File: design/flow/design.v
`timescale 1ns / 1ps
module keycheck(
    input clk,
    input rst_n,
    input key,
    output reg key_v
);
    reg [2:0] key_cnt;
    always @(posedge clk or negedge rst_n) begin
        if (!rst_n)
            key_cnt <= 3'b000;
        else
            key_cnt <= {key_cnt[1:0], key};
    end
    always @(posedge clk or negedge rst_n) begin
        if (!rst_n)
            key_v <= 1'b0;
        else if (key_cnt == 3'b110)
            key_v <= 1'b1;
        else
            key_v <= 1'b0;
    end
endmodule
`timescale 1ns / 1ps
module snack_control(
    input clk,
    input rst_n,
    input key_r,
    input key_l,
    input key_u,
    input key_d,
    input [9:0] box_x,
    input [8:0] box_y,
    input [9:0] x_pos,
    input [8:0] y_pos,
    input [1:0] speed_mode,
    output reg drive,
    output  snack_r,
    output snake_head
    );
    wire key_r1;
    wire key_l1;
    wire key_u1;
    wire key_d1;
    reg [1:0] dir; 
    parameter right = 2'd0;
    parameter left = 2'd1;
    parameter up = 2'd2;
    parameter down = 2'd3;
    keycheck r_keycheck(
        .clk(clk),
        .rst_n(rst_n),
        .key(key_r),
        .key_v(key_r1)
    );
    keycheck l_keycheck(
        .clk(clk),
        .rst_n(rst_n),
        .key(key_l),
        .key_v(key_l1)
    );
    keycheck u_keycheck(
        .clk(clk),
        .rst_n(rst_n),
        .key(key_u),
        .key_v(key_u1)
    );
    keycheck d_keycheck(
        .clk(clk),
        .rst_n(rst_n),
        .key(key_d),
        .key_v(key_d1)
    );
    always @(posedge clk or negedge rst_n)
        if (!rst_n) dir <= right;
        else if (key_r1 && dir != left) dir <= right;
        else if (key_l1 && dir != right) dir <= left;
        else if (key_u1 && dir != down) dir <= up;
        else if (key_d1 && dir != up) dir <= down;
    reg [9:0] snack_x[19:0];
    reg [8:0] snack_y[19:0];
    reg [20:0] cnt_m; 
    reg [20:0]update_time;
    always @( posedge clk or negedge rst_n) begin
    if(!rst_n)
        update_time = 19'd4200;
      else begin
         case (speed_mode)
         2'b00: update_time <= 20'd6200;  
         2'b01: update_time <= 20'd4200;  
         2'b10: update_time <= 20'd3200;  
         endcase
        end
    end
     reg fin;
    always @(posedge clk or negedge rst_n)
        if (!rst_n) cnt_m <= 19'd0;
        else if (fin) cnt_m <= 19'd0;
        else if (cnt_m == update_time) cnt_m <= 19'd0;
        else cnt_m <= cnt_m + 19'd1;
    always @(posedge clk or negedge rst_n)
        if (!rst_n) begin
            snack_x[0] <= 10'd400;
            snack_y[0] <= 10'd300;
        end else if (cnt_m == update_time)
            case (dir)
                right: if (snack_x[0] >= 10'd799) snack_x[0] <= 10'd0;
                       else snack_x[0] <= snack_x[0] + 10'd5;
                left: if (snack_x[0] == 10'd0) snack_x[0] <= 10'd799;
                      else snack_x[0] <= snack_x[0] - 10'd5;
                up: if (snack_y[0] >= 10'd599) snack_y[0] <= 10'd0;
                    else snack_y[0] <= snack_y[0] + 10'd5;
                down: if (snack_y[0] == 10'd0) snack_y[0] <= 10'd599;
                      else snack_y[0] <= snack_y[0] - 10'd5;
            endcase
    always @(posedge clk or negedge rst_n)
        if (!rst_n) begin
            snack_x[1] <= 10'd0;
            snack_y[1] <= 10'd0;
            snack_x[2] <= 10'd0;
            snack_y[2] <= 10'd0;
            snack_x[3] <= 10'd0;
            snack_y[3] <= 10'd0;
            snack_x[4] <= 10'd0;
            snack_y[4] <= 10'd0;
            snack_x[5] <= 10'd0;
            snack_y[5] <= 10'd0;
            snack_x[6] <= 10'd0;
            snack_y[6] <= 10'd0;
            snack_x[7] <= 10'd0;
            snack_y[7] <= 10'd0;
            snack_x[8] <= 10'd0;
            snack_y[8] <= 10'd0;
            snack_x[9] <= 10'd0;
            snack_y[9] <= 10'd0;
            snack_x[10] <= 10'd0;
            snack_y[10] <= 10'd0;
            snack_x[11] <= 10'd0;
            snack_y[11] <= 10'd0;
            snack_x[12] <= 10'd0;
            snack_y[12] <= 10'd0;
            snack_x[13] <= 10'd0;
            snack_y[13] <= 10'd0;
            snack_x[14] <= 10'd0;
            snack_y[14] <= 10'd0;
            snack_x[15] <= 10'd0;
            snack_y[15] <= 10'd0;
            snack_x[16] <= 10'd0;
            snack_y[16] <= 10'd0;
            snack_x[17] <= 10'd0;
            snack_y[17] <= 10'd0;
            snack_x[18] <= 10'd0;
            snack_y[18] <= 10'd0;
            snack_x[19] <= 10'd0;
            snack_y[19] <= 10'd0;
        end else if (cnt_m == update_time) begin
            snack_x[1] <= snack_x[0];
            snack_y[1] <= snack_y[0];
            snack_x[2] <= snack_x[1];
            snack_y[2] <= snack_y[1];
            snack_x[3] <= snack_x[2];
            snack_y[3] <= snack_y[2];
            snack_x[4] <= snack_x[3];
            snack_y[4] <= snack_y[3];
            snack_x[5] <= snack_x[4];
            snack_y[5] <= snack_y[4];
            snack_x[6] <= snack_x[5];
            snack_y[6] <= snack_y[5];
            snack_x[7] <= snack_x[6];
            snack_y[7] <= snack_y[6];
            snack_x[8] <= snack_x[7];
            snack_y[8] <= snack_y[7];
            snack_x[9] <= snack_x[8];
            snack_y[9] <= snack_y[8];
            snack_x[10] <= snack_x[9];
            snack_y[10] <= snack_y[9];
            snack_x[11] <= snack_x[10];
            snack_y[11] <= snack_y[10];
            snack_x[12] <= snack_x[11];
            snack_y[12] <= snack_y[11];
            snack_x[13] <= snack_x[12];
            snack_y[13] <= snack_y[12];
            snack_x[14] <= snack_x[13];
            snack_y[14] <= snack_y[13];
            snack_x[15] <= snack_x[14];
            snack_y[15] <= snack_y[14];
            snack_x[16] <= snack_x[15];
            snack_y[16] <= snack_y[15];
            snack_x[17] <= snack_x[16];
            snack_y[17] <= snack_y[16];
            snack_x[18] <= snack_x[17];
            snack_y[18] <= snack_y[17];
            snack_x[19] <= snack_x[18];
            snack_y[19] <= snack_y[18];
        end
    reg [4:0] length;
    always @(posedge clk or negedge rst_n)
        if (!rst_n) begin
            length <= 5'd1;
            drive <= 1'd0;
        end else if (drive) drive <= 1'd0;
        else if (snack_x[0] >= box_x-10'd10&&snack_x[0]<=box_x+10'd10 && snack_y[0] >= box_y-10'd10&&snack_y[0]<=box_y+10'd10) begin
            drive <= 1'd1;
            if (length < 5'd20) length <= length + 5'd1;
            else length <= length;
        end
    always @(posedge clk or negedge rst_n)
        if (!rst_n) fin <= 1'b0;
        else if ((snack_x[0] == snack_x[1] && snack_y[0] == snack_y[1]) ||
                 (snack_x[0] == snack_x[2] && snack_y[0] == snack_y[2]) ||
                 (snack_x[0] == snack_x[3] && snack_y[0] == snack_y[3]) ||
                 (snack_x[0] == snack_x[4] && snack_y[0] == snack_y[4]) ||
                 (snack_x[0] == snack_x[5] && snack_y[0] == snack_y[5]) ||
                 (snack_x[0] == snack_x[6] && snack_y[0] == snack_y[6]) ||
                 (snack_x[0] == snack_x[7] && snack_y[0] == snack_y[7]) ||
                 (snack_x[0] == snack_x[8] && snack_y[0] == snack_y[8]) ||
                 (snack_x[0] == snack_x[9] && snack_y[0] == snack_y[9]) ||
                 (snack_x[0] == snack_x[10] && snack_y[0] == snack_y[10]) ||
                 (snack_x[0] == snack_x[11] && snack_y[0] == snack_y[11]) ||
                 (snack_x[0] == snack_x[12] && snack_y[0] == snack_y[12]) ||
                 (snack_x[0] == snack_x[13] && snack_y[0] == snack_y[13]) ||
                 (snack_x[0] == snack_x[14] && snack_y[0] == snack_y[14]) ||
                 (snack_x[0] == snack_x[15] && snack_y[0] == snack_y[15]) ||
                 (snack_x[0] == snack_x[16] && snack_y[0] == snack_y[16]) ||
                 (snack_x[0] == snack_x[17] && snack_y[0] == snack_y[17]) ||
                 (snack_x[0] == snack_x[18] && snack_y[0] == snack_y[18]) ||
                 (snack_x[0] == snack_x[19] && snack_y[0] == snack_y[19] )) fin <= 1'b1;
                      assign snack_r = (
                (x_pos >= snack_x[1]-10'd10 && x_pos <= snack_x[1]+10'd10)&&(y_pos >= snack_y[1]-10'd10 && y_pos <= snack_y[1]+10'd10)&&length > 5'd1)||
                ((x_pos >= snack_x[2]-10'd10 && x_pos <= snack_x[2]+10'd10)&&(y_pos >= snack_y[2]-10'd10 && y_pos <= snack_y[2]+10'd10)&&length > 5'd2)||
                ((x_pos >= snack_x[3]-10'd10 && x_pos <= snack_x[3]+10'd10)&&(y_pos >= snack_y[3]-10'd10 && y_pos <= snack_y[3]+10'd10)&&length > 5'd3)||
                ((x_pos >= snack_x[4]-10'd10 && x_pos <= snack_x[4]+10'd10)&&(y_pos >= snack_y[4]-10'd10 && y_pos <= snack_y[4]+10'd10)&&length > 5'd4)||
                ((x_pos >= snack_x[5]-10'd10 && x_pos <= snack_x[5]+10'd10)&&(y_pos >= snack_y[5]-10'd10 && y_pos <= snack_y[5]+10'd10)&&length > 5'd5)||
                ((x_pos >= snack_x[6]-10'd10 && x_pos <= snack_x[6]+10'd10)&&(y_pos >= snack_y[6]-10'd10 && y_pos <= snack_y[6]+10'd10)&&length > 5'd6)||
                ((x_pos >= snack_x[7]-10'd10 && x_pos <= snack_x[7]+10'd10)&&(y_pos >= snack_y[7]-10'd10 && y_pos <= snack_y[7]+10'd10)&&length > 5'd7)||
                ((x_pos >= snack_x[8]-10'd10 && x_pos <= snack_x[8]+10'd10)&&(y_pos >= snack_y[8]-10'd10 && y_pos <= snack_y[8]+10'd10)&&length > 5'd8)||
                ((x_pos >= snack_x[9]-10'd10 && x_pos <= snack_x[9]+10'd10)&&(y_pos >= snack_y[9]-10'd10 && y_pos <= snack_y[9]+10'd10)&&length > 5'd9)||
                ((x_pos >= snack_x[10]-10'd10 && x_pos <= snack_x[10]+10'd10)&&(y_pos >= snack_y[10]-10'd10 && y_pos <= snack_y[10]+10'd10)&&length > 5'd10)||
                ((x_pos >= snack_x[11]-10'd10 && x_pos <= snack_x[11]+10'd10)&&(y_pos >= snack_y[11]-10'd10 && y_pos <= snack_y[11]+10'd10)&&length > 5'd11)||
                ((x_pos >= snack_x[12]-10'd10 && x_pos <= snack_x[12]+10'd10)&&(y_pos >= snack_y[12]-10'd10 && y_pos <= snack_y[12]+10'd10)&&length > 5'd12)||
                ((x_pos >= snack_x[13]-10'd10 && x_pos <= snack_x[13]+10'd10)&&(y_pos >= snack_y[13]-10'd10 && y_pos <= snack_y[13]+10'd10)&&length > 5'd13)||
                ((x_pos >= snack_x[14]-10'd10 && x_pos <= snack_x[14]+10'd10)&&(y_pos >= snack_y[14]-10'd10 && y_pos <= snack_y[14]+10'd10)&&length > 5'd14)||
                ((x_pos >= snack_x[15]-10'd10 && x_pos <= snack_x[15]+10'd10)&&(y_pos >= snack_y[15]-10'd10 && y_pos <= snack_y[15]+10'd10)&&length > 5'd15)||
                ((x_pos >= snack_x[16]-10'd10 && x_pos <= snack_x[16]+10'd10)&&(y_pos >= snack_y[16]-10'd10 && y_pos <= snack_y[16]+10'd10)&&length > 5'd16)||
                ((x_pos >= snack_x[17]-10'd10 && x_pos <= snack_x[17]+10'd10)&&(y_pos >= snack_y[17]-10'd10 && y_pos <= snack_y[17]+10'd10)&&length > 5'd17)||
                ((x_pos >= snack_x[18]-10'd10 && x_pos <= snack_x[18]+10'd10)&&(y_pos >= snack_y[18]-10'd10 && y_pos <= snack_y[18]+10'd10)&&length > 5'd18)||
                ((x_pos >= snack_x[19]-10'd10 && x_pos <= snack_x[19]+10'd10)&&(y_pos >= snack_y[19]-10'd10 && y_pos <= snack_y[19]+10'd10)&&length > 5'd19);
                  assign snake_head=((x_pos >= snack_x[0]-10'd10 && x_pos <= snack_x[0]+10'd10)&&(y_pos >= snack_y[0]-10'd10 && y_pos <= snack_y[0]+10'd10));
endmodule
`timescale 1ns / 1ps
module random(
    input clk,
    input rst_n,
    output reg [8:0] rand_num
    );
    always @(posedge clk or negedge rst_n)
        if (!rst_n) rand_num <= 9'd132;
        else begin
            rand_num[0] <= rand_num[8];
            rand_num[1] <= rand_num[0];
            rand_num[2] <= rand_num[1];
            rand_num[3] <= rand_num[2];
            rand_num[4] <= rand_num[3] ^ rand_num[8];
            rand_num[5] <= rand_num[4] ^ rand_num[8];
            rand_num[6] <= rand_num[5] ^ rand_num[8];
            rand_num[7] <= rand_num[6];
            rand_num[8] <= rand_num[7];
            if (rand_num > 9'd240)
                rand_num <= rand_num % 9'd240;
        end
endmodule
`timescale 1ns / 1ps
module box_create(
    input clk,
    input rst_n,
    input [8:0] rand_num,
    input rand_drive,
    output reg [9:0] rand_x,
    output reg [9:0] rand_y
    );
    reg flag;
    always @(posedge clk or negedge rst_n)
        if (!rst_n) begin
            rand_x <= 9'd300;
            rand_y <= 9'd300;
            flag <= 1'b0;
        end else if (rand_drive) begin
            flag <= 1'b1;
            rand_x <= rand_num;
        end else if (flag == 1'b1) begin
            rand_y <= rand_num;
            flag <= 1'b0;
        end
endmodule
`timescale 1ns / 1ps
module random_box(
    input clk,
    input rst_n,
    input drive,
    output wire [9:0] box_x,
    output wire [9:0] box_y
    );
    wire [8:0] rand_num;
    random U1_random(
        .clk(clk),
        .rst_n(rst_n),
        .rand_num(rand_num)
    );
    wire [9:0] rand_x;
    wire [9:0] rand_y;
    box_create U1_box_create(
        .clk(clk),
        .rst_n(rst_n),
        .rand_num(rand_num),
        .rand_drive(drive),
        .rand_x(rand_x),
        .rand_y(rand_y)
    );
    assign box_x = rand_x;
    assign box_y = rand_y;
endmodule
`timescale 1ns / 1ps
module PS2(
	input clk, rst,
	input ps2_clk, ps2_data,
	output reg up, left, right, down
	);
reg ps2_clk_falg0, ps2_clk_falg1, ps2_clk_falg2;
wire negedge_ps2_clk = !ps2_clk_falg1 & ps2_clk_falg2;
reg negedge_ps2_clk_shift;
reg [9:0] data;
reg data_break, data_done, data_expand;
reg[7:0]temp_data;
reg[3:0]num;
always@(posedge clk or posedge rst)begin
	if(rst)begin
		ps2_clk_falg0<=1'b0;
		ps2_clk_falg1<=1'b0;
		ps2_clk_falg2<=1'b0;
	end
	else begin
		ps2_clk_falg0<=ps2_clk;
		ps2_clk_falg1<=ps2_clk_falg0;
		ps2_clk_falg2<=ps2_clk_falg1;
	end
end
always@(posedge clk or posedge rst)begin
	if(rst)
		num<=4'd0;
	else if (num==4'd11)
		num<=4'd0;
	else if (negedge_ps2_clk)
		num<=num+1'b1;
end
always@(posedge clk)begin
	negedge_ps2_clk_shift<=negedge_ps2_clk;
end
always@(posedge clk or posedge rst)begin
	if(rst)
		temp_data<=8'd0;
	else if (negedge_ps2_clk_shift)begin
		case(num)
			4'd2 : temp_data[0]<=ps2_data;
			4'd3 : temp_data[1]<=ps2_data;
			4'd4 : temp_data[2]<=ps2_data;
			4'd5 : temp_data[3]<=ps2_data;
			4'd6 : temp_data[4]<=ps2_data;
			4'd7 : temp_data[5]<=ps2_data;
			4'd8 : temp_data[6]<=ps2_data;
			4'd9 : temp_data[7]<=ps2_data;
			default: temp_data<=temp_data;
		endcase
	end
	else temp_data<=temp_data;
end
always@(posedge clk or posedge rst)begin
	if(rst)begin
		data_break<=1'b0;
		data<=10'd0;
		data_done<=1'b0;
		data_expand<=1'b0;
	end
	else if(num==4'd11)begin
		if(temp_data==8'hE0)begin
			data_expand<=1'b1;
		end
		else if(temp_data==8'hF0)begin
			data_break<=1'b1;
		end
		else begin
			data<={data_expand,data_break,temp_data};
			data_done<=1'b1;
			data_expand<=1'b0;
			data_break<=1'b0;
		end
	end
	else begin
		data<=data;
		data_done<=1'b0;
		data_expand<=data_expand;
		data_break<=data_break;
	end
end
always @(posedge clk or posedge rst) begin
	if (rst) begin
		up <= 1'b0; left <= 1'b0; right <= 1'b0; down <= 1'b0;
	end
	else case (data)
        10'h275:down <= 1;
        10'h375:down <= 0;
        10'h26B:left <= 1;
        10'h36B:left <= 0;
        10'h274:right <= 1;
        10'h374:right <= 0;
        10'h272:up<=1;
        10'h372:up<=0;
    endcase
end
endmodule
`timescale 1ns / 1ps
module VGA(
	input clk,                    
	input rst,
	input [11:0]Din,			 
	output reg [8:0]row,		 
	output reg [9:0]col,		 
	output reg rdn,			 
	output reg [3:0]R, G, B, 
	output reg HS, VS			 
   );
reg [9:0] h_count;  
	always @ (posedge clk) begin
		if (rst)  h_count <= 10'h0;
		else if  (h_count == 10'd799)
					 h_count <= 10'h0;
			  else h_count <= h_count + 10'h1;
	end
reg [9:0] v_count;  
	always @ (posedge clk or posedge rst) begin
		if (rst)  v_count <= 10'h0;
		else if  (h_count == 10'd799) begin
					if (v_count == 10'd524) v_count <= 10'h0;
					else v_count <= v_count + 10'h1;
		end
	end
wire	[9:0] row_addr = v_count - 10'd35;		 
wire	[9:0] col_addr = h_count - 10'd143;		 
wire			h_sync = (h_count > 10'd95);		 
wire			v_sync = (v_count > 10'd1);		 
wire			read   = (h_count > 10'd142) &&	 
							(h_count < 10'd783) &&	 
							(v_count > 10'd34)  &&	 
							(v_count < 10'd525);		 
always @ (posedge clk) begin
	row <= row_addr[8:0];	 
	col <= col_addr;			 
	rdn <= ~read;				 
	HS  <= h_sync;				 
	VS  <= v_sync;				 
	R   <= rdn ? 4'h0 : Din[3:0];		 
	G	 <= rdn ? 4'h0 : Din[7:4];		 
	B	 <= rdn ? 4'h0 : Din[11:8];	 
end
endmodule
`timescale 1ns / 1ps
module draw_snake(
    input clk,
    input rdn,
    input [8:0] row,
    input [9:0] col,
    input rst_n,
    input [9:0] box_x,
    input [8:0] box_y,
    output reg [11:0] pixel,
    input snake_r,
    input snake_head
    );
    parameter RED = 12'b0000_0000_1111;
    parameter GREEN = 12'b0000_1111_0000;
    parameter BLUE = 12'b1111_0000_0000;
    parameter YELLOW = 12'b0000_1111_1111;
    always @(posedge clk ) begin
        if (rst_n==0) pixel <= YELLOW;
        else if (!rdn) begin 
        if(snake_head) pixel<=YELLOW;
          else  if (snake_r) pixel <= GREEN; 
            else if (col >= box_x-10'd10 &&col<=box_x+10'd10 && row>=box_y-10'd10&& row<=box_y+10'd10) pixel <= RED; 
            else pixel <= 12'h000; 
        end
    end
endmodule
`timescale 1ns / 1ps
module Bpmusic(
input key,
input clk,
output reg beep
);
reg [15:0] cnt;
reg [15:0] prediv;
reg [12:0] delay;
always @(posedge clk) begin
if (key == 1'b1) begin
	beep <= 1'b0;
	delay <= 13'd0;
	cnt <= 16'd0;
	prediv <= 16'hBA9E;
end
else begin
	cnt <= cnt + 1'b1;
	if (cnt == prediv) begin
		beep <= ~beep;
		cnt <= 0;
		delay <= delay +1'b1;
		case(delay)
			13'd1000:prediv <= 16'hA648;
			13'd2000:prediv <= 16'h941F;
			13'd3000:prediv <= 16'h8BCF;
			13'd4000:prediv <= 16'h7C90;
			13'd5000:prediv <= 16'h6EFA;
			13'd6000:prediv <= 16'h62DD;
			13'd7000:begin
				prediv <= 16'hBA9E;
				delay <= 13'd0;
				end
			default : prediv <= prediv;
			endcase
	end
end 
end
endmodule
`timescale 1ns / 1ps
module snack(
    input ps2_data,
    input ps2_clk,
    input clk,
    input [1:0] speed_mode,
    input rst_n,
    input key,
    output hsync,
    output vsync,
    output beep,
    output [3:0] vga_r,
    output [3:0] vga_g,
    output [3:0] vga_b
    );
    wire key_r,key_l,key_u,key_d;
    PS2 ps2(.clk(clk),.rst(!rst_n),.ps2_clk(ps2_clk),.ps2_data(ps2_data),.up(key_u),.left(key_l),.right(key_r),.down(key_d));
    wire [9:0] col;
    wire [8:0] row;
    wire [9:0] box_x;
    wire [8:0] box_y;
    wire drive;
    wire snake_r;
    wire snake_head;
    snack_control u1_snack_control(
        .clk(clk),
        .rst_n(rst_n),
        .key_r(key_r),
        .key_l(key_l),
        .key_u(key_u),
        .key_d(key_d),
        .box_x(box_x),
        .box_y(box_y),
        .x_pos(col),
        .y_pos(row),
        .speed_mode(speed_mode),
        .drive(drive),
        .snack_r(snake_r),
        .snake_head(snake_head)
                  );
    random_box u1_random_box(
        .clk(clk),
        .rst_n(rst_n),
        .drive(drive), 
        .box_x(box_x), 
        .box_y(box_y)
    );
    wire [11:0] pixel;
    wire rdn;
    reg control_signal;
    wire [3:0]vga_r1;
    wire [3:0]vga_g1;
    wire [3:0]vga_b1;
    wire hsync1;
    wire vsync1;
    wire [3:0]vga_r2;
    wire [3:0]vga_g2;
    wire [3:0]vga_b2;
    wire hsync2;
    wire vsync2;
    VGA vga0(
        .clk(clk),
        .rst(!rst_n),
        .R(vga_r1),
        .G(vga_g1),
        .B(vga_b1),
        .HS(hsync1),
        .VS(vsync1),
        .row(row),
        .col(col),
        .rdn(rdn),
        .Din(pixel)
    );
    assign vga_r2 = 4'h0;
    assign vga_g2 = 4'h0;
    assign vga_b2 = 4'h0;
    assign hsync2 = 1'b0;
    assign vsync2 = 1'b0;
    draw_snake draw(
        .clk(clk),
        .rdn(rdn),
        .row(row),
        .col(col),
        .rst_n(rst_n),
        .box_x(box_x),
        .box_y(box_y),
        .pixel(pixel),
        .snake_r(snake_r),
        .snake_head(snake_head)
    );
    always @(posedge clk or negedge rst_n) begin
        if (!rst_n) begin
            control_signal <= 1'b0;  
        end else begin
            control_signal <=1'b1;
        end
    end
    assign vga_r = control_signal ? vga_r1 : vga_r2;
    assign vga_g = control_signal ? vga_g1 : vga_g2;
    assign vga_b = control_signal ? vga_b1 : vga_b2;
    assign hsync = control_signal ? hsync1 : hsync2;
    assign vsync = control_signal ? vsync1 : vsync2;
    Bpmusic music (
    .clk(clk),
    .key(key),
    .beep(beep)
    );
endmodule
File: design/flow/run.sh
#!/bin/bash
# the make line also repeats each setting of config.mk as NAME=value (left out here)
make -C /OpenROAD-flow-scripts/flow DESIGN_CONFIG=/design/flow/config.mk WORK_HOME=/design/flow/orfs CLKGATE_MAP_FILE= finish
File: design/flow/config.mk
export PLATFORM = sky130hd
export DESIGN_NAME = snack
export DESIGN_NICKNAME = snack
export VERILOG_FILES = /design/flow/design.v
export SDC_FILE = /design/flow/constraint.sdc
export NUM_CORES = 4
export LEC_CHECK = 0
export CAP_MARGIN = 20
export CORE_MARGIN = 2
export CORE_UTILIZATION = 70
export CTS_CLUSTER_SIZE = 18
export SLEW_MARGIN = 20
File: design/flow/constraint.sdc
create_clock -name core_clock -period 8.64 [get_ports {clk}]
set_input_delay 1.7280 -clock core_clock [delete_from_list [all_inputs] [get_ports {clk}]]
set_output_delay 1.7280 -clock core_clock [all_outputs]
set_load 0.01 [all_outputs]
==> results of run 1 <==
metrics by stage:
| step | instances | area, sq um | util [%] | worst slack [ps] | power (uW) |
|---|---|---|---|---|---|
| after global placement | 7372 | 55300 | 71.2 | 4330 | 4610 |
| after detailed placement | 7372 | 55300 | 71.2 | 4190 | 4640 |
| after floorplan | 6701 | 55000 | - | 4830 | 4080 |
| after global routing | 7501 | 57700 | 74.3 | 3960 | 8040 |
| after CTS | 7500 | 57700 | 74.3 | 4190 | 7730 |
| final | 7501 | 57700 | 74.3 | 4150 | 7750 |
layout make-up:
cell class | instances | share of cell area [%]
Tap cell | 1040 | 2.26
Inverter | 228 | 1.48
Antenna cell | 1 | 0.00434
Clock inverter | 27 | 0.588
Sequential cell | 584 | 24.7
Multi-Input combinational cell | 5444 | 66.2
Clock buffer | 101 | 3.57
Timing Repair Buffer | 76 | 1.14
layer usage:
metal | share of wire (%) | global-route usage [%] | routed length (um) | vias up
li1 | - | - | - | 22600
met1 | 40 | 53.1 | 67000 | 23000
met2 | 44 | 64.6 | 73400 | 2289
met3 | 9.5 | 7.92 | 15900 | 647
met4 | 6.3 | 22.1 | 10500 | 4
met5 | 0.014 | 0 | 23 | -
==> results_dict.tcl, run 1 <==
# collected from the flow reports
set metrics [dict create \
    chip_area_sq_um 80800 \
    ir_drop_uv 235 \
    logic_family "simple AND/OR/NAND/NOR gates" \
    holdPathStages 0 \
    numCtsBuffers 70 \
    setup_viol 0 \
    common_cells "nand2_1 (1204), ha_1 (868), xor2_1 (503)" \
    dp_hpwl_um 111000 \
    crit_fanout 23 \
    internal_power_uw 5270 \
    synthArstFlopShare_pct 85.8 \
    setup_tns_ps 0 \
    reg2reg_from "vga0.row[5]" \
    p_leak_uw 0.0274 \
    drv_slew 0 \
    clock-root-buffer "clkbuf_16" \
    clock_latency_ps 650 \
    cp-end-kind "register" \
    place.gp.congestion 0.959 \
    wl_per_cell_um 22.2 \
    avgViaCountPerCell 6.47 \
    worstPathBufferInverterCount 2 \
    startpoint "vga0.row[5]" \
    synthAdderAreaFrac_pct 19.8 \
    syn2layout_area_growth_pct 4.90 \
    whs_endpoint "ps2.ps2_clk_falg1" \
    crit_family "simple AND/OR/NAND/NOR gates" \
    pg_clk_uw 3100 \
    postCtsHoldBufs 0 \
    yosysCellCount 6698 \
    power_leader "the clock network" \
    yosys_area_sq_um 55000 \
    p_comb_share_pct 21.0 \
    power_switching_uw 2480 \
    hold_violations 0 \
    cts_tree "done" \
    drtAntennaViolNets 0 \
    clock_skew_ps 21.2 \
    clockBufferDepth 3 \
    hold_path_startpoint "ps2.ps2_clk_falg0" \
    ys_sh_mux_pct 0.908 \
    min_path_type "register to register" \
    fin_hold_ws_ps 346 \
    simple_gate_share_pct 19.8 \
    mi_logic_area_sq_um 38200 \
    top_area_share_pct 21.9 \
    power_combinational_uw 1620 \
    required_ps 9150 \
    worst_path_max_delay_cell "dfxtp_2" \
    cp_cell_sequence "buf_4 > buf_4 > ha_1 > a21o_1 > a2111oi_0 > o21ai_0 > nand4_1 > nand4_1 > or4_1 > or3_1 > o32a_1" \
    seq_power_share_pct 39.0 \
    rr_endpoint "draw.pixel[6]" \
    antenna_found_initial 2 \
    drt_pass1_iterations 6 \
    route.vias.total 48500 \
    status "no timing/DRC/antenna violations" \
    rrSetupSlack_ps 4150 \
    critical_path_depth 11 \
    rsz0062_at_grt "false" \
    grt_overflow 0 \
    fillers 6048 \
    synth_warnings 12 \
    first_global_vias 47300 \
    flop_cell "dfrtp_1" \
    ys_seq_elements 584 \
    critical_path_class "register to register" \
    clock.fmax_ghz 0.223 \
    cp_data_arrival_time_ps 5010 \
    ys_seq_share_pct 25.9 \
    ys_types 87 \
    cts_sinks 584 \
    drt_iter0_drc 4666 \
    fp.dieH_um 284 \
    yosys.area.top_type "dfrtp_1" \
    drt-total-wl_um 167000 \
    syn_inst 6698 \
    swShare_pct 32.0 \
    slew_headroom_pct 18.7 \
    coreArea_sq_um 77600 \
    final_nets 7279 \
    clkPwrFrac_pct 40.0 \
    period_minus_slack_ps 4490 \
    grt_pass1_wl_um 263000 \
    ys_sh_aoi_pct 12.9 \
    edf_count 0 \
    netlist_area_sq_um 55000 \
    grt_max_degree 202 \
    ctsResizeCount 0 \
    maxCapViolCount 0 \
    period_used_pct 52.0 \
    worst_pin_slew_ps 1210 \
    cp-start-kind "register" \
    post-cts-setup-buffer-count 0 \
    grt_usage_pct 41.0 \
    floorplan.die.width_um 284 \
    tool_warnings 102 \
    ioPinCount 22 \
    power_sequential_uw 3030 \
    avgSynthCellArea_sq_um 8.21 \
    xor_area_share_pct 16.0 \
    synth.most_common_cell "nand2_1" \
    placementRows 102 \
    topCellsByArea "dfrtp_1 (22%), ha_1 (20%), nand2_1 (8.2%), xor2_1 (8.0%), xnor2_1 (7.9%)" \
    crit_end "draw.pixel[6]" \
    drc_errors 0 \
    final-seq-area_sq_um 14300 \
    cpPeakStageDelay_ps 600 \
    htreeDepth 3 \
    io_buffers 17 \
    clk_pin_slew_ps 60 \
    fp_util_pct 70.9 \
    r2r_cells 11 \
    p_per_area_nw_per_um2 134 \
]
==> run 2: changes to the inputs <==
- ABC_AREA: default -> 1
- CAP_MARGIN: 20 -> 0
- CORE_UTILIZATION: 70 -> 72
- CTS_CLUSTER_DIAMETER: default -> 367
- CTS_CLUSTER_SIZE: 18 -> default
- HOLD_SLACK_MARGIN: default -> -0.1
- PLACE_DENSITY: default -> 0.64
- SETUP_SLACK_MARGIN: default -> -0.92
- SLEW_MARGIN: 20 -> 40
- TNS_END_PERCENT: default -> 5
- clock period: 8.64 -> 15.4 ns (I/O delays scaled with it)
==> results_dict.tcl, run 2 <==
# collected from the flow reports
set metrics [dict create \
    status "no timing/DRC/antenna violations" \
    pg_clk_uw 1820 \
    yosys_area_sq_um 57000 \
    drt-total-wl_um 169000 \
    clock_skew_ps 37.6 \
    p_comb_share_pct 24.5 \
    common_cells "nand2_1 (1554), ha_1 (868), inv_1 (856)" \
    top_area_share_pct 21.1 \
    ys_types 65 \
    worst_pin_slew_ps 950 \
    fp_util_pct 72.4 \
    floorplan.die.width_um 285 \
    startpoint "rst_n" \
    cp_cell_sequence "buf_8 > buf_4 > buf_12 > buf_6 > inv_1 > a21oi_1 > nand2_1" \
    mi_logic_area_sq_um 38200 \
    tool_warnings 111 \
    io_buffers 17 \
    synth.most_common_cell "nand2_1" \
    crit_end "draw.pixel[3]" \
    power_switching_uw 1580 \
    setup_viol 0 \
    clock-root-buffer "clkbuf_16" \
    drc_errors 0 \
    reg2reg_from "u1_snack_control.snack_y[0][4]" \
    avgViaCountPerCell 6.10 \
    logic_family "simple AND/OR/NAND/NOR gates" \
    topCellsByArea "dfrtp_1 (21%), ha_1 (19%), xor2_1 (11%), nand2_1 (10%), inv_1 (5.6%)" \
    flop_cell "dfrtp_1" \
    slew_headroom_pct 36.6 \
    synthArstFlopShare_pct 85.8 \
    rrSetupSlack_ps 11650 \
    first_global_vias 50000 \
    postCtsHoldBufs 0 \
    clock_latency_ps 660 \
    hold_violations 0 \
    crit_family "buffers and inverters" \
    worst_path_max_delay_cell "buf_4" \
    drt_pass1_iterations 6 \
    clk_pin_slew_ps 70 \
    dp_hpwl_um 118000 \
    drt_iter0_drc 5117 \
    coreArea_sq_um 78600 \
    power_sequential_uw 1670 \
    ctsResizeCount 0 \
    cp_data_arrival_time_ps 5780 \
    cts_tree "done" \
    simple_gate_share_pct 22.9 \
    post-cts-setup-buffer-count 0 \
    crit_fanout 121 \
    clockBufferDepth 3 \
    p_per_area_nw_per_um2 76.8 \
    grt_pass1_wl_um 267000 \
    grt_max_degree 248 \
    p_leak_uw 0.0291 \
    wl_per_cell_um 19.5 \
    seq_power_share_pct 36.2 \
    final-seq-area_sq_um 14200 \
    synthAdderAreaFrac_pct 19.1 \
    ys_seq_share_pct 25.0 \
    numCtsBuffers 71 \
    maxCapViolCount 0 \
    min_path_type "register to register" \
    swShare_pct 34.2 \
    netlist_area_sq_um 57000 \
    ioPinCount 22 \
    required_ps 15940 \
    cpPeakStageDelay_ps 680 \
    holdPathStages 0 \
    drv_slew 0 \
    clkPwrFrac_pct 39.3 \
    period_used_pct 34.0 \
    cts_sinks 584 \
    rr_endpoint "draw.pixel[6]" \
    yosys.area.top_type "dfrtp_1" \
    ir_drop_uv 131 \
    grt_overflow 0 \
    power_leader "the clock network" \
    whs_endpoint "u1_snack_control.r_keycheck.key_cnt[2]" \
    internal_power_uw 3050 \
    route.vias.total 53000 \
    setup_tns_ps 0 \
    period_minus_slack_ps 5240 \
    yosysCellCount 7738 \
    critical_path_class "input port to register" \
    drtAntennaViolNets 0 \
    final_nets 8454 \
    htreeDepth 3 \
    antenna_found_initial 8 \
    power_combinational_uw 1130 \
    cp-end-kind "register" \
    fp.dieH_um 285 \
    rsz0062_at_grt "false" \
    ys_seq_elements 584 \
    grt_usage_pct 41.0 \
    placementRows 103 \
    fin_hold_ws_ps 378 \
    ys_sh_mux_pct 0.0593 \
    ys_sh_aoi_pct 11.8 \
    chip_area_sq_um 81400 \
    synth_warnings 12 \
    cp-start-kind "input port" \
    critical_path_depth 7 \
    worstPathBufferInverterCount 5 \
    fillers 6131 \
    syn_inst 7738 \
    place.gp.congestion 0.973 \
    r2r_cells 13 \
    syn2layout_area_growth_pct 5.72 \
    hold_path_startpoint "u1_snack_control.r_keycheck.key_cnt[1]" \
    edf_count 0 \
    avgSynthCellArea_sq_um 7.36 \
    clock.fmax_ghz 0.191 \
    xor_area_share_pct 13.2 \
]
run 2: final cells by class:
| cell class | instances | share of cell area (%) |
|---|---|---|
| inverter | 870 | 5.42 |
| clock inverter | 32 | 0.850 |
| tap | 1050 | 2.18 |
| sequential | 584 | 23.7 |
| antenna | 1 | 0.00416 |
| timing repair buffer | 72 | 1.09 |
| multi-input combinational | 5980 | 63.5 |
| clock buffer | 99 | 3.31 |
run 2: metrics by stage:
stage               total power, uW  setup WS [ps]  std cells  instance area (sq um)  util (%)
floorplan                      2450          11410       7741                  57000         -
global placement               2750           9270       8555                  57600      73.3
detailed placement             2790           9240       8555                  57600      73.3
CTS                            4600           9910       8686                  60200      76.5
global route                   4800           9750       8687                  60200      76.6
finish                         4630          10160       8688                  60200      76.6
run 2: per-layer routing:
metal | GRT usage, % | up-vias | share of wire [%]
met1 | 54.2 | 24700 | 41
met5 | 0 | - | 0.028
met4 | 19.2 | 6 | 5.3
li1 | - | 25300 | -
met2 | 63.8 | 2431 | 43
met3 | 8.98 | 566 | 10
==> run 3: changes to the inputs <==
- CAP_MARGIN: 0 -> 40
- CTS_CLUSTER_DIAMETER: 367 -> 317
- CTS_CLUSTER_SIZE: default -> 17
- HOLD_SLACK_MARGIN: -0.1 -> 0.29
- PLACE_DENSITY: 0.64 -> default
- PLACE_DENSITY_LB_ADDON: default -> 0.13
- SETUP_SLACK_MARGIN: -0.92 -> 0.45
- SLEW_MARGIN: 40 -> 20
- TNS_END_PERCENT: 5 -> default
- clock period: 15.4 -> 5.7 ns (I/O delays scaled with it)
==> results_dict.tcl, run 3 <==
# collected from the flow reports
set metrics [dict create \
    status "no timing/DRC/antenna violations" \
    netlist_area_sq_um 57000 \
    synthAdderAreaFrac_pct 19.1 \
    simple_gate_share_pct 22.9 \
    crit_fanout 6 \
    drc_errors 0 \
    clock.fmax_ghz 0.257 \
    power_combinational_uw 3000 \
    rsz0062_at_grt "false" \
    swShare_pct 36.8 \
    ys_sh_mux_pct 0.0593 \
    flop_cell "dfrtp_1" \
    cts_tree "done" \
    reg2reg_from "u1_snack_control.snack_x[8][1]" \
    antenna_found_initial 5 \
    first_global_vias 50300 \
    ctsResizeCount 0 \
    worstPathBufferInverterCount 1 \
    top_area_share_pct 21.1 \
    post-cts-setup-buffer-count 0 \
    final_nets 8445 \
    crit_family "simple AND/OR/NAND/NOR gates" \
    fp_util_pct 72.4 \
    ys_seq_elements 584 \
    hold_path_startpoint "u1_snack_control.d_keycheck.key_cnt[1]" \
    avgSynthCellArea_sq_um 7.36 \
    grt_usage_pct 41.9 \
    p_comb_share_pct 28.3 \
    rrSetupSlack_ps 1820 \
    grt_max_degree 163 \
    place.gp.congestion 1.00 \
    drt-total-wl_um 173000 \
    ys_seq_share_pct 25.0 \
    clock-root-buffer "clkbuf_16" \
    critical_path_class "register to register" \
    startpoint "u1_snack_control.snack_x[8][1]" \
    drt_iter0_drc 5622 \
    cp_data_arrival_time_ps 4460 \
    route.vias.total 53300 \
    holdPathStages 0 \
    final_core_util_pct 75.3 \
    period_minus_slack_ps 3880 \
    tool_warnings 100 \
    grt_overflow 0 \
    avgViaCountPerCell 6.16 \
    ioPinCount 22 \
    coreArea_sq_um 78600 \
    placed_cell_area_sq_um 58000 \
    clockBufferDepth 3 \
    worst_pin_slew_ps 966 \
    syn2layout_area_growth_pct 3.99 \
    ys_types 65 \
    postCtsHoldBufs 0 \
    synth_warnings 12 \
    whs_endpoint "u1_snack_control.d_keycheck.key_cnt[2]" \
    internal_power_uw 6700 \
    r2r_cells 22 \
    p_per_area_nw_per_um2 179 \
    clock_latency_ps 650 \
    cp-start-kind "register" \
    pg_clk_uw 3000 \
    fp.dieH_um 285 \
    drt_pass1_iterations 6 \
    critical_path_depth 22 \
    slew_headroom_pct 35.6 \
    required_ps 6280 \
    power_sequential_uw 4600 \
    chip_area_sq_um 81400 \
    p_total_uw 10600 \
    setup_viol 0 \
    common_cells "nand2_1 (1554), ha_1 (868), inv_1 (856)" \
    clkPwrFrac_pct 28.3 \
    maxCapViolCount 0 \
    syn_inst 7738 \
    fin_area_sq_um 59200 \
    setup_tns_ps 0 \
    logic_family "simple AND/OR/NAND/NOR gates" \
    xor_area_share_pct 13.2 \
    power_switching_uw 3900 \
    ir_drop_uv 338 \
    ys_sh_aoi_pct 11.8 \
    clk_pin_slew_ps 90 \
    floorplan.die.width_um 285 \
    antenna_cells 0 \
    placementRows 103 \
    synthArstFlopShare_pct 85.8 \
    yosysCellCount 7738 \
    min_path_type "register to register" \
    numCtsBuffers 40 \
    period_used_pct 68.2 \
    yosys_area_sq_um 57000 \
    dp_hpwl_um 127000 \
    drtAntennaViolNets 0 \
    io_buffers 17 \
    cp-end-kind "register" \
    p_leak_uw 0.0287 \
    hold_violations 0 \
    grt_pass1_wl_um 272000 \
    clock_skew_ps 40.6 \
    topCellsByArea "dfrtp_1 (21%), ha_1 (19%), xor2_1 (11%), nand2_1 (10%), inv_1 (5.6%)" \
    seq_power_share_pct 43.4 \
    power_leader "sequential cells" \
    synth.most_common_cell "nand2_1" \
    rr_endpoint "draw.pixel[3]" \
    cp_cell_sequence "inv_1 > ha_1 > or2_2 > nand3_1 > nor3_1 > xor2_1 > ha_1 > nand2_1 > nor2_1 > nand3_1 > nand3_1 > nor2_1 > nor2_1 > nand2_1 > nand2_1 > nor2_1 > nand2_1 > nor2_1 > nand3_1 > nand2_1 > nand2_1 > nand2_1" \
    drv_slew 0 \
    worst_path_max_delay_cell "nor2_1" \
    cts_sinks 584 \
    cpMostUsedCell "nand2_1" \
    yosys.area.top_type "dfrtp_1" \
    edf_count 0 \
    wl_per_cell_um 20.0 \
    htreeDepth 2 \
    crit_end "draw.pixel[3]" \
    cpPeakStageDelay_ps 630 \
]
==> run 3: through the flow <==
step	worst slack (ps)	hold slack (ps)	std cells
after detailed placement	2060	362	8574
after floorplan	2450	331	7741
final	1820	372	8651
after CTS	2050	371	8647
after global routing	1660	387	8651
after global placement	2090	359	8561
==> run 3: area by class of cell <==
type / count / area [sq um]
clock buffers: 69 / 1110
clock inverters: 4 / 86.3
fillers: 6204 / 19400
inverters: 870 / 3270
multi-input cells: 5980 / 38200
flip-flops and latches: 584 / 14200
well taps: 1050 / 1310
repair buffers: 94 / 1010
==> run 3: metal layers <==
layer	global-route usage, %	wire, um	up-vias
li1	-	-	25300
met1	56.6	71100	24900
met2	65.3	74800	2601
met3	8.13	18300	532
met4	18.4	8380	10
met5	0.930	155	-
==> run 4: changes to the inputs <==
- CAP_MARGIN: 40 -> 20
- CTS_CLUSTER_DIAMETER: 317 -> 232
- CTS_CLUSTER_SIZE: 17 -> default
- HOLD_SLACK_MARGIN: 0.29 -> -0.1
- MAX_ROUTING_LAYER: default -> met4
- PLACE_DENSITY: default -> 0.64
- PLACE_DENSITY_LB_ADDON: 0.13 -> default
- SETUP_SLACK_MARGIN: 0.45 -> 2.08
- clock period: 5.7 -> 15.6 ns (I/O delays scaled with it)
==> results_dict.tcl, run 4 <==
# collected from the flow reports
set metrics [dict create \
    avgSynthCellArea_sq_um 7.36 \
    drtAntennaViolNets 0 \
    clock.fmax_ghz 0.197 \
    clock-root-buffer "clkbuf_16" \
    grt_usage_pct 42.5 \
    ys_sh_mux_pct 0.0593 \
    rr_endpoint "u1_snack_control.cnt_m[20]" \
    startpoint "rst_n" \
    first_global_vias 49900 \
    synthArstFlopShare_pct 85.8 \
    route.vias.total 52900 \
    crit_fanout 69 \
    wl_met1_um 69600 \
    avgViaCountPerCell 6.09 \
    xor_area_share_pct 13.2 \
    placementRows 103 \
    simple_gate_share_pct 22.9 \
    flop_cell "dfrtp_1" \
    critical_path_class "input port to register" \
    yosys_area_sq_um 57000 \
    critical_path_depth 6 \
    crit_end "draw.pixel[3]" \
    swShare_pct 34.0 \
    cts_sinks 584 \
    cp-start-kind "input port" \
    min_path_type "register to register" \
    required_ps 16140 \
    clkPwrFrac_pct 39.3 \
    cpPeakStageDelay_ps 810 \
    common_cells "nand2_1 (1554), ha_1 (868), inv_1 (856)" \
    ys_seq_share_pct 25.0 \
    r2r_cells 10 \
    yosys.area.top_type "dfrtp_1" \
    clock_latency_ps 650 \
    edf_count 0 \
    power_combinational_uw 1100 \
    synthAdderAreaFrac_pct 19.1 \
    worstPathBufferInverterCount 4 \
    p_leak_uw 0.0291 \
    ys_types 65 \
    status "no timing/DRC/antenna violations" \
    wl_per_cell_um 19.5 \
    place.gp.congestion 1.01 \
    crit_family "buffers and inverters" \
    clock_skew_ps 30.0 \
    drv_slew 0 \
    worst_path_max_delay_cell "buf_4" \
    synth.most_common_cell "nand2_1" \
    grt_overflow 0 \
    cpMostUsedCell "buf_4" \
    seq_power_share_pct 36.6 \
    maxCapViolCount 0 \
    cts_tree "done" \
    drt_iter0_drc 5391 \
    p_total_uw 4560 \
    synth_warnings 12 \
    drt-total-wl_um 169000 \
    postCtsHoldBufs 0 \
    syn_inst 7738 \
    netlist_area_sq_um 57000 \
    whs_endpoint "ps2.ps2_clk_falg1" \
    post-cts-setup-buffer-count 0 \
    dp_hpwl_um 118000 \
    yosysCellCount 7738 \
    drc_errors 0 \
    ir_drop_uv 114 \
    ioPinCount 22 \
    worst_pin_slew_ps 1360 \
    holdPathStages 0 \
    wl_met2_um 74200 \
    fin_area_sq_um 60100 \
    rsz0062_at_grt "false" \
    top_layer_used "met4" \
    placed_cell_area_sq_um 57600 \
    final_nets 8453 \
    fp_util_pct 72.4 \
    io_buffers 17 \
    cp_data_arrival_time_ps 5610 \
    grt_pass1_wl_um 268000 \
    top_area_share_pct 21.1 \
    cp-end-kind "register" \
    ys_seq_elements 584 \
    power_sequential_uw 1670 \
    antenna_found_initial 6 \
    logic_family "simple AND/OR/NAND/NOR gates" \
    cp_cell_sequence "buf_8 > buf_4 > buf_4 > inv_1 > a21oi_1 > nand2_1" \
    power_switching_uw 1550 \
    coreArea_sq_um 78600 \
    syn2layout_area_growth_pct 5.60 \
    rrSetupSlack_ps 11760 \
    grt_max_degree 142 \
    reg2reg_from "u1_snack_control.cnt_m[11]" \
    power_leader "the clock network" \
    htreeDepth 3 \
    ctsResizeCount 0 \
    ys_sh_aoi_pct 11.8 \
    hold_violations 0 \
    chip_area_sq_um 81400 \
    period_minus_slack_ps 5070 \
    clk_pin_slew_ps 60 \
    period_used_pct 32.5 \
    topCellsByArea "dfrtp_1 (21%), ha_1 (19%), xor2_1 (11%), nand2_1 (10%), inv_1 (5.6%)" \
    drt_pass1_iterations 7 \
    p_comb_share_pct 24.1 \
    fp.dieH_um 285 \
    wl_met3_um 17300 \
    hold_path_startpoint "ps2.ps2_clk_falg0" \
    slew_headroom_pct 8.77 \
    setup_tns_ps 0 \
    clockBufferDepth 3 \
    floorplan.die.width_um 285 \
    numCtsBuffers 71 \
    internal_power_uw 3010 \
    setup_viol 0 \
    p_per_area_nw_per_um2 75.8 \
    tool_warnings 106 \
    pg_clk_uw 1790 \
]
[run 4: final cells by class]
class                   count  area [sq um]
clock buffers             101          2100
well taps                1050          1310
multi-input cells        5980         38200
repair buffers             71           593
clock inverters            30           407
flip-flops and latches    584         14200
diodes                      4          10.0
inverters                 870          3270
fillers                  6091         18500
[run 4: per-layer routing]
metal  global-route usage [%]  vias to the layer above
met4                     17.8                        0
met5                        -                        -
met2                     64.9                     2356
met3                     8.99                      532
met1                     54.7                    24700
li1                         -                    25300
[run 4: per-stage QoR]
| stage | setup WS [ps] | std cells | hold slack (ps) | utilization [%] |
|---|---|---|---|---|
| 6_report | 10530 | 8690 | 362 | 76.5 |
| 2_1_floorplan | 11570 | 7741 | 331 | - |
| 3_5_place_dp | 9810 | 8555 | 356 | 73.3 |
| 3_3_place_gp | 9830 | 8555 | 336 | 73.3 |
| 5_1_grt | 10120 | 8690 | 375 | 76.5 |
| 4_1_cts | 10500 | 8686 | 369 | 76.5 |
==> run 5: changes to the inputs <==
- ABC_AREA: 1 -> default
- CORE_UTILIZATION: 72 -> 69
- CTS_CLUSTER_DIAMETER: 232 -> default
- HOLD_SLACK_MARGIN: -0.1 -> default
- MAX_ROUTING_LAYER: met4 -> default
- PLACE_DENSITY: 0.64 -> default
- SETUP_SLACK_MARGIN: 2.08 -> default
- clock period: 15.6 -> 10.3 ns (I/O delays scaled with it)
==> results_dict.tcl, run 5 <==
# collected from the flow reports
set metrics [dict create \
    crit_family "simple AND/OR/NAND/NOR gates" \
    power_sequential_uw 2530 \
    p_leak_uw 0.0275 \
    wl_per_cell_um 22.1 \
    postCtsHoldBufs 0 \
    synthAdderAreaFrac_pct 19.8 \
    drv_slew 0 \
    htreeDepth 3 \
    floorplan.die.width_um 286 \
    logic_family "simple AND/OR/NAND/NOR gates" \
    whs_endpoint "ps2.ps2_clk_falg1" \
    flop_cell "dfrtp_1" \
    worst_pin_slew_ps 1220 \
    setup_viol 0 \
    cp-start-kind "register" \
    cts_tree "done" \
    ir_drop_uv 196 \
    avgSynthCellArea_sq_um 8.21 \
    antenna_found_initial 5 \
    netlist_area_sq_um 55000 \
    synth_warnings 12 \
    coreArea_sq_um 79000 \
    ys_seq_share_pct 25.9 \
    drt_iter0_drc 4661 \
    pg_clk_uw 2820 \
    yosys.area.top_type "dfrtp_1" \
    crit_end "draw.pixel[6]" \
    synth.most_common_cell "nand2_1" \
    fin_area_sq_um 58000 \
    r2r_cells 11 \
    top_area_share_pct 21.9 \
    period_minus_slack_ps 4750 \
    edf_count 0 \
    grt_overflow 0 \
    p_comb_share_pct 20.7 \
    layout.cells.non_filler 7516 \
    cp_data_arrival_time_ps 5280 \
    holdPathStages 0 \
    cp_cell_sequence "buf_4 > ha_1 > a2111oi_0 > nand3_1 > a41oi_1 > nor4b_1 > o211ai_2 > nand4_1 > or4_1 > or3_1 > o32a_1" \
    hold_path_startpoint "ps2.ps2_clk_falg0" \
    drc_errors 0 \
    placementRows 103 \
    clock-root-buffer "clkbuf_16" \
    drt-total-wl_um 166000 \
    clkPwrFrac_pct 41.8 \
    ctsResizeCount 0 \
    simple_gate_share_pct 19.8 \
    maxCapViolCount 0 \
    avgViaCountPerCell 6.45 \
    required_ps 10830 \
    swShare_pct 31.8 \
    io_buffers 17 \
    ys_seq_elements 584 \
    post-cts-setup-buffer-count 0 \
    common_cells "nand2_1 (1204), ha_1 (868), xor2_1 (503)" \
    reg2reg_from "vga0.col[9]" \
    route.vias.total 48500 \
    critical_path_class "register to register" \
    topCellsByArea "dfrtp_1 (22%), ha_1 (20%), nand2_1 (8.2%), xor2_1 (8.0%), xnor2_1 (7.9%)" \
    clock_skew_ps 48.3 \
    p_per_area_nw_per_um2 116 \
    placed_cell_area_sq_um 55300 \
    grt_pass1_wl_um 261000 \
    ys_sh_mux_pct 0.908 \
    cpPeakStageDelay_ps 700 \
    final_core_util_pct 73.4 \
    grt_max_degree 201 \
    clk_pin_slew_ps 60 \
    worst_path_max_delay_cell "a2111oi_0" \
    clock_latency_ps 650 \
    ys_types 87 \
    power_switching_uw 2140 \
    fp.dieH_um 286 \
    numCtsBuffers 72 \
    clockBufferDepth 3 \
    grt_usage_pct 40.2 \
    first_global_vias 46600 \
    fp_util_pct 69.6 \
    internal_power_uw 4600 \
    min_path_type "register to register" \
    slew_headroom_pct 18.9 \
    place.gp.congestion 0.957 \
    chip_area_sq_um 82000 \
    crit_fanout 28 \
    syn2layout_area_growth_pct 5.45 \
    power_combinational_uw 1400 \
    cp-end-kind "register" \
    power_leader "the clock network" \
    synthArstFlopShare_pct 85.8 \
    seq_power_share_pct 37.5 \
    status "no timing/DRC/antenna violations" \
    clock.fmax_ghz 0.211 \
    xor_area_share_pct 16.0 \
    fillers 6266 \
    worstPathBufferInverterCount 1 \
    ioPinCount 22 \
    yosysCellCount 6698 \
    setup_tns_ps 0 \
    cts_sinks 584 \
    rsz0062_at_grt "false" \
    critical_path_depth 11 \
    syn_inst 6698 \
    ys_sh_aoi_pct 12.9 \
    hold_violations 0 \
    rr_endpoint "draw.pixel[6]" \
    tool_warnings 107 \
    dp.cells 7380 \
    final_nets 7280 \
    drt_pass1_iterations 6 \
    dp_hpwl_um 110000 \
    rrSetupSlack_ps 5550 \
    yosys_area_sq_um 55000 \
    startpoint "vga0.col[9]" \
    drtAntennaViolNets 0 \
    period_used_pct 46.1 \
]
==> run 5: layout make-up <==
| class | count | area, sq um | share of cell area (%) |
|---|---|---|---|
| flip-flops and latches | 584 | 14300 | 24.6 |
| clock buffers | 98 | 2080 | 3.59 |
| multi-input cells | 5444 | 38200 | 65.9 |
| well taps | 1050 | 1310 | 2.27 |
| repair buffers | 75 | 672 | 1.16 |
| clock inverters | 34 | 588 | 1.01 |
| diodes | 3 | 7.51 | 0.0129 |
| inverters | 228 | 856 | 1.48 |
==> run 5: metrics by stage <==
| stage | setup WS, ps | power, uW | hold WS [ps] |
|---|---|---|---|
| after floorplan | 6490 | 3430 | 331 |
| after global placement | 5940 | 3890 | 348 |
| after detailed placement | 5820 | 3920 | 348 |
| after CTS | 5680 | 6730 | 368 |
| after global routing | 5410 | 6990 | 370 |
| final | 5550 | 6750 | 362 |
==> run 5: layer usage <==
layer  global-route usage (%)  part of all wire [%]
met2                     61.8                    43
met4                     18.8                   5.1
met3                     8.57                   9.7
met1                     54.0                    42
met5                        0                 0.013
==> run 6: changes to the inputs <==
- CORE_UTILIZATION: 69 -> 72
- SETUP_SLACK_MARGIN: default -> 1.45
- clock period: 10.3 -> 5.82 ns (I/O delays scaled with it)
==> results_dict.tcl, run 6 <==
# collected from the flow reports
set metrics [dict create \
    fp_util_pct 72.5 \
    synth.most_common_cell "nand2_1" \
    min_path_type "register to register" \
    clock_skew_ps 16.3 \
    cp-start-kind "register" \
    p_leak_uw 0.0275 \
    clkPwrFrac_pct 38.6 \
    status "no timing/DRC/antenna violations" \
    setup_tns_ps 0 \
    crit_fanout 20 \
    cpPeakStageDelay_ps 750 \
    p_per_area_nw_per_um2 196 \
    ioPinCount 22 \
    netlist_area_sq_um 55000 \
    wl_per_cell_um 22.6 \
    setup_viol 0 \
    simple_gate_share_pct 19.8 \
    top_area_share_pct 21.9 \
    swShare_pct 32.5 \
    power_switching_uw 3690 \
    grt_usage_pct 42.5 \
    grt_max_degree 191 \
    rsz0062_at_grt "false" \
    drt-total-wl_um 168000 \
    htreeDepth 3 \
    clockBufferDepth 3 \
    drc_errors 0 \
    holdPathStages 0 \
    fp.dieH_um 280 \
    ir_drop_uv 339 \
    use_met2_pct 63.7 \
    clock.fmax_ghz 0.235 \
    place.gp.congestion 0.972 \
    post-cts-setup-buffer-count 0 \
    cpMostUsedCell "nand4_1" \
    yosys_area_sq_um 55000 \
    power_sequential_uw 4630 \
    cts_tree "done" \
    reg2reg_from "vga0.row[5]" \
    ys_sh_mux_pct 0.908 \
    avgSynthCellArea_sq_um 8.21 \
    use_met1_pct 57.4 \
    rr_endpoint "draw.pixel[6]" \
    crit_family "simple AND/OR/NAND/NOR gates" \
    topCellsByArea "dfrtp_1 (22%), ha_1 (20%), nand2_1 (8.2%), xor2_1 (8.0%), xnor2_1 (7.9%)" \
    drv_slew 0 \
    io_buffers 17 \
    critical_path_depth 10 \
    critical_path_class "register to register" \
    internal_power_uw 7640 \
    startpoint "vga0.row[5]" \
    common_cells "nand2_1 (1204), ha_1 (868), xor2_1 (503)" \
    yosys.area.top_type "dfrtp_1" \
    floorplan.die.width_um 280 \
    postCtsHoldBufs 0 \
    cts_sinks 584 \
    first_global_vias 46300 \
    ys_types 87 \
    synthArstFlopShare_pct 85.8 \
    drt_iter0_drc 4898 \
    edf_count 0 \
    synthAdderAreaFrac_pct 19.8 \
    drtAntennaViolNets 0 \
    final_nets 7299 \
    avgViaCountPerCell 6.55 \
    hold_path_startpoint "ps2.ps2_clk_falg0" \
    antenna_found_initial 3 \
    crit_end "draw.pixel[6]" \
    slew_headroom_pct 19.1 \
    required_ps 6330 \
    cp_cell_sequence "buf_4 > ha_1 > a21o_1 > a2111oi_0 > o21ai_0 > nand4_1 > nand4_1 > or4_1 > or3_1 > o32a_1" \
    clock-root-buffer "clkbuf_16" \
    numCtsBuffers 69 \
    flop_cell "dfrtp_1" \
    chip_area_sq_um 78600 \
    seq_power_share_pct 40.9 \
    coreArea_sq_um 75800 \
    synth_warnings 12 \
    grt.busiest_layer "met2" \
    power_combinational_uw 2320 \
    logic_family "simple AND/OR/NAND/NOR gates" \
    worst_path_max_delay_cell "dfxtp_2" \
    period_used_pct 73.2 \
    ys_seq_share_pct 25.9 \
    r2r_cells 10 \
    p_comb_share_pct 20.5 \
    yosysCellCount 6698 \
    hold_violations 0 \
    dp_hpwl_um 116000 \
    xor_area_share_pct 16.0 \
    worstPathBufferInverterCount 1 \
    clock_latency_ps 640 \
    met3_usage_pct 9.07 \
    grt_pass1_wl_um 262000 \
    placementRows 101 \
    fin_hold_ws_ps 360 \
    tool_warnings 112 \
    cp_data_arrival_time_ps 4770 \
    worst_pin_slew_ps 1200 \
    pg_clk_uw 4380 \
    power_leader "sequential cells" \
    whs_endpoint "ps2.ps2_clk_falg1" \
    syn2layout_area_growth_pct 5.12 \
    clk_pin_slew_ps 60 \
    rrSetupSlack_ps 1560 \
    period_minus_slack_ps 4260 \
    maxCapViolCount 0 \
    ys_sh_aoi_pct 12.9 \
    syn_inst 6698 \
    cp-end-kind "register" \
    grt_overflow 0 \
    route.vias.total 48800 \
    drt_pass1_iterations 6 \
    ys_seq_elements 584 \
]
[run 6: per-stage QoR]
stage	instances	util, %	instance area, sq um	total power [uW]	setup WS [ps]
after floorplan	6701	-	55000	6060	2010
after global placement	7331	73.2	55500	6880	1500
after detailed placement	7331	73.2	55500	6930	1420
after CTS	7455	76.2	57700	11300	1490
after global routing	7455	76.2	57800	11700	1470
final	7456	76.2	57800	11300	1560
[run 6: layout make-up]
class                           instances  area (sq um)
Multi-Input combinational cell       5444         38200
Fill cell                            5725         18000
Sequential cell                       584         14300
Clock buffer                           94          1980
Tap cell                              978          1220
Timing Repair Buffer                   97           951
Inverter                              228           856
Clock inverter                         30           285
Antenna cell                            1          2.50
[run 6: layer usage]
layer | share of wire [%] | routed length (um)
met1 | 41 | 69600
met5 | 0.013 | 22
met3 | 10 | 17400
met4 | 6.1 | 10300
met2 | 42 | 71000
[run 6: timing repair]
item / CTS / global route
pin swaps: 0 / 0
hold endpoints to repair: 0 / 0
setup endpoints to repair: 1 / 2
resized: 1 / 12
==> run 7: changes to the inputs <==
- ABC_AREA: default -> 1
- CAP_MARGIN: 20 -> 30
- CELL_PAD_IN_SITES_DETAIL_PLACEMENT: default -> 0
- CELL_PAD_IN_SITES_GLOBAL_PLACEMENT: default -> 0
- CTS_CLUSTER_DIAMETER: default -> 352
- CTS_CLUSTER_SIZE: default -> 17
- HOLD_SLACK_MARGIN: default -> 0.29
- MIN_ROUTING_LAYER: default -> met1
- PLACE_DENSITY_LB_ADDON: default -> 0.02
- SETUP_SLACK_MARGIN: 1.45 -> -0.41
- clock period: 5.82 -> 5.7 ns (I/O delays scaled with it)
==> results_dict.tcl, run 7 <==
# collected from the flow reports
set metrics [dict create \
    placementRows 103 \
    fin_ws_ps 1890 \
    grt_pass1_wl_um 270000 \
    synthAdderAreaFrac_pct 19.1 \
    clkPwrFrac_pct 28.2 \
    cp_cell_sequence "inv_1 > ha_1 > or2_2 > nand3_1 > nor3_1 > xor2_1 > ha_1 > a21oi_1 > o21a_1 > nand3_1 > nor2_1 > nor2_1 > nand2_1 > nand2_1 > nor2_1 > nand2_1 > nor2_1 > nand3_1 > nand2_1 > nand2_1 > nand2_1" \
    cts_tree "done" \
    floorplan.die.width_um 285 \
    xor_area_share_pct 13.2 \
    ioPinCount 22 \
    crit_end "draw.pixel[3]" \
    cpPeakStageDelay_ps 620 \
    tool_warnings 101 \
    critical_path_class "register to register" \
    swShare_pct 36.4 \
    simple_gate_share_pct 22.9 \
    crit_fanout 6 \
    p_comb_share_pct 28.0 \
    numCtsBuffers 40 \
    cp-end-kind "register" \
    htreeDepth 2 \
    first_global_vias 50600 \
    yosysCellCount 7738 \
    clock_latency_ps 620 \
    grt_usage_pct 41.4 \
    rrSetupSlack_ps 1890 \
    grt_max_degree 251 \
    slew_headroom_pct 29.7 \
    avgSynthCellArea_sq_um 7.36 \
    worst_pin_slew_ps 1050 \
    flop_cell "dfrtp_1" \
    internal_power_uw 6700 \
    drtAntennaViolNets 0 \
    final_core_util_pct 75.0 \
    ys_types 65 \
    fp.dieH_um 285 \
    syn2layout_area_growth_pct 3.48 \
    clk_pin_slew_ps 80 \
    required_ps 6260 \
    hold_violations 0 \
    edf_count 0 \
    postCtsHoldBufs 0 \
    syn_inst 7738 \
    whs_endpoint "ps2.ps2_clk_falg1" \
    wl_per_cell_um 19.7 \
    ctsResizeCount 0 \
    ys_seq_elements 584 \
    ir_drop_uv 378 \
    clockBufferDepth 3 \
    fin_hold_ws_ps 376 \
    ys_sh_mux_pct 0.0593 \
    yosys.area.top_type "dfrtp_1" \
    holdPathStages 0 \
    clock-root-buffer "clkbuf_16" \
    ys_sh_aoi_pct 11.8 \
    logic_family "simple AND/OR/NAND/NOR gates" \
    route.vias.total 52800 \
    clock.fmax_ghz 0.262 \
    dpl_worst_slack_ps 2090 \
    clock_skew_ps 27.2 \
    ys_seq_share_pct 25.0 \
    grt_overflow 0 \
    drv_slew 0 \
    power_sequential_uw 4620 \
    drt_pass1_iterations 6 \
    min_path_type "register to register" \
    topCellsByArea "dfrtp_1 (21%), ha_1 (19%), xor2_1 (11%), nand2_1 (10%), inv_1 (5.6%)" \
    chip_area_sq_um 81400 \
    setup_tns_ps 0 \
    place.gp.congestion 0.989 \
    io_buffers 17 \
    netlist_area_sq_um 57000 \
    pg_clk_uw 2970 \
    startpoint "u1_snack_control.snack_x[8][1]" \
    post-cts-setup-buffer-count 0 \
    setup_viol 0 \
    rsz0062_at_grt "false" \
    synth.most_common_cell "nand2_1" \
    reg2reg_from "u1_snack_control.snack_x[8][1]" \
    drc_errors 0 \
    antenna_cells 0 \
    cp-start-kind "register" \
    worstPathBufferInverterCount 1 \
    rr_endpoint "draw.pixel[3]" \
    synthArstFlopShare_pct 85.8 \
    power_switching_uw 3830 \
    synth_warnings 12 \
    final_nets 8432 \
    dp_hpwl_um 126000 \
    status "no timing/DRC/antenna violations" \
    yosys_area_sq_um 57000 \
    drt-total-wl_um 170000 \
    cp_data_arrival_time_ps 4380 \
    period_used_pct 66.9 \
    p_total_uw 10500 \
    crit_family "simple AND/OR/NAND/NOR gates" \
    common_cells "nand2_1 (1554), ha_1 (868), inv_1 (856)" \
    fp_util_pct 72.4 \
    cpMostUsedCell "nand2_1" \
    avgViaCountPerCell 6.12 \
    power_leader "sequential cells" \
    period_minus_slack_ps 3810 \
    worst_path_max_delay_cell "nor2_1" \
    antenna_found_initial 1 \
    critical_path_depth 21 \
    p_leak_uw 0.0285 \
    r2r_cells 21 \
    power_combinational_uw 2950 \
    seq_power_share_pct 43.8 \
    p_per_area_nw_per_um2 179 \
    fillers 6223 \
    hold_path_startpoint "ps2.ps2_clk_falg0" \
    cts_sinks 584 \
    maxCapViolCount 0 \
    coreArea_sq_um 78600 \
    drt_iter0_drc 5323 \
    top_area_share_pct 21.1 \
]
## run 7: cell type report
type,count,area (sq um),area share [%]
flip-flops and latches,584,14200,24.2
clock inverters,3,33.8,0.0573
repair buffers,81,738,1.25
clock buffers,71,1140,1.93
multi-input cells,5980,38200,64.8
inverters,870,3270,5.54
well taps,1050,1310,2.23
## run 7: metrics by stage
step | instance area (sq um) | cells
after floorplan | 57000 | 7741
after global placement | 57700 | 8562
after detailed placement | 57700 | 8563
after CTS | 58900 | 8637
after global routing | 58900 | 8639
final | 58900 | 8639
## run 7: per-layer routing
metal  wire, um  up-vias  track usage [%]
met4       8670        0             18.6
met3      18500      530             8.75
met5          0        -                0
met1      69900    24600             55.7
met2      73300     2501             64.2
li1           -    25200                -
Power figures rest on the tool's default switching activity, not on a simulated workload.
